==> flow/design.v <==
`timescale 1ns / 10ps
module fir(
    input clk,                               
    input signed [15:0] noisy_signal,        
    output signed [15:0] filtered_signal     
);
    integer i, j;
    localparam [143:0] COEFFS = {16'h04F6,    
                                 16'h0AE4,    
                                 16'h1089,    
                                 16'h1469,    
                                 16'h160F,    
                                 16'h1496,    
                                 16'h1089,    
                                 16'h0AE4,    
                                 16'h04F6};   
    reg signed [15:0] delayed_signal [0:8];
    reg signed [31:0] prod  [0:8];
    reg signed [32:0] sum_0 [0:4];
    reg signed [33:0] sum_1 [0:2];
    reg signed [34:0] sum_2 [0:1];
    reg signed [35:0] sum_3;
    always @(posedge clk) begin
        delayed_signal[0] <= noisy_signal;
        for (i = 1; i <= 8; i = i + 1) begin
            delayed_signal[i] <= delayed_signal[i - 1];
        end
    end
    always @(posedge clk) begin
        for (j = 0; j <= 8; j = j + 1) begin
            prod[j] <= delayed_signal[j] * $signed(COEFFS[16*j +: 16]);
        end
    end
    always @(posedge clk) begin
        sum_0[0] <= prod[0] + prod[1];
        sum_0[1] <= prod[2] + prod[3];
        sum_0[2] <= prod[4] + prod[5];
        sum_0[3] <= prod[6] + prod[7];
        sum_0[4] <= prod[8];
    end
    always @(posedge clk) begin
        sum_1[0] <= sum_0[0] + sum_0[1];
        sum_1[1] <= sum_0[2] + sum_0[3];
        sum_1[2] <= sum_0[4];
    end
    always @(posedge clk) begin
        sum_2[0] <= sum_1[0] + sum_1[1];
        sum_2[1] <= sum_1[2];
    end
    always @(posedge clk) begin
        sum_3 <= sum_2[0] + sum_2[1];
    end
    assign filtered_signal = $signed(sum_3[35:14]);
endmodule
export LEC_CHECK = 0
export ABC_AREA = 1
export CAP_MARGIN = 10
export CELL_PAD_IN_SITES_DETAIL_PLACEMENT = 1
export CELL_PAD_IN_SITES_GLOBAL_PLACEMENT = 1
export CORE_ASPECT_RATIO = 1.56
export CORE_MARGIN = 8
export CORE_UTILIZATION = 41
export CTS_CLUSTER_DIAMETER = 122
export GPL_TIMING_DRIVEN = 0
export MIN_ROUTING_LAYER = met2
export PLACE_DENSITY_LB_ADDON = 0.18
export SLEW_MARGIN = 0
export TNS_END_PERCENT = 50
create_clock -name core_clock -period 6.53 [get_ports {clk}]
run.sh (not shown) runs the stock make flow with config.mk's settings and CLKGATE_MAP_FILE=.
==> next run, changes <==
ABC_AREA = not set   (was 1)
CAP_MARGIN = 20   (was 10)
CELL_PAD_IN_SITES_DETAIL_PLACEMENT = not set   (was 1)
CELL_PAD_IN_SITES_GLOBAL_PLACEMENT = not set   (was 1)
CORE_ASPECT_RATIO = not set   (was 1.56)
CORE_MARGIN = 2   (was 8)
CORE_UTILIZATION = 66   (was 41)
CTS_CLUSTER_DIAMETER = not set   (was 122)
GPL_TIMING_DRIVEN = not set   (was 0)
MIN_ROUTING_LAYER = not set   (was met2)
PLACE_DENSITY = 0.35   (was not set)
PLACE_DENSITY_LB_ADDON = not set   (was 0.18)
SLEW_MARGIN = 20   (was 0)
TNS_END_PERCENT = not set   (was 50)
clock period = 5.05 ns   (was 6.53 ns; I/O delays follow)
The new run ran to the end with violations: negative setup slack.
Core utilization went up by 31 points.
Synthesized area fell by about a fifth.
Cell count fell by well over a third.
Final area went down by roughly a tenth.
Worst setup slack is worse by 0.90 ns.
==> next run, changes <==
ABC_AREA = 1   (was not set)
CTS_CLUSTER_SIZE = 99   (was not set)
SETUP_SLACK_MARGIN = 1.19   (was not set)
Result: With this change the flow went through all stages and came out clean; global-route usage rose by 9.2 points; clock skew rises by 0.023 ns; non-clock buffer count is higher by 3; critical path depth came out lower by 3; count of clock-buffer cells in the layout decreases by 7; worst setup slack improved by 0.57 ns; core utilization went up by 4.3 points; via count rises by 59%.
==> next run, changes <==
CORE_UTILIZATION = 72   (was 66)
CTS_CLUSTER_SIZE = not set   (was 99)
PLACE_DENSITY = 0.67   (was 0.35)
SETUP_SLACK_MARGIN = -0.07   (was 1.19)
clock period = 4.29 ns   (was 5.05 ns; I/O delays follow)
Effect: Now the flow produced a layout that fails on negative setup slack. Hold slack improved by 0.0055 ns. Die size falls by 8.2%. Final cell count came out lower by 1.7%. Synthesized cell count stays the same. Setup slack got worse by 0.80 ns. Via count came out lower by 4.8%.
==> next run, changes <==
CTS_CLUSTER_SIZE = 99   (was not set)
PLACE_DENSITY = not set   (was 0.67)
SETUP_SLACK_MARGIN = not set   (was -0.07)
clock period = 4.87 ns   (was 4.29 ns; I/O delays follow)
What happened: The new run passed the timing, DRC and antenna checks; final area went down by about 4%; worst setup slack improved by 0.58 ns; count of clock-buffer cells in the layout went up by 9; die size does not change; utilization went down by 3.4 points.
==> next run, changes <==
CTS_CLUSTER_DIAMETER = 400   (was not set)
CTS_CLUSTER_SIZE = 79   (was 99)
SETUP_SLACK_MARGIN = 0.46   (was not set)
clock period = 1.64 ns   (was 4.87 ns; I/O delays follow)
Outcome:
- With this change the flow ended with an error in 4_1_cts, error DPL-0033
- area after synthesis does not change
- die size is unchanged
- synthesized cell count stays the same
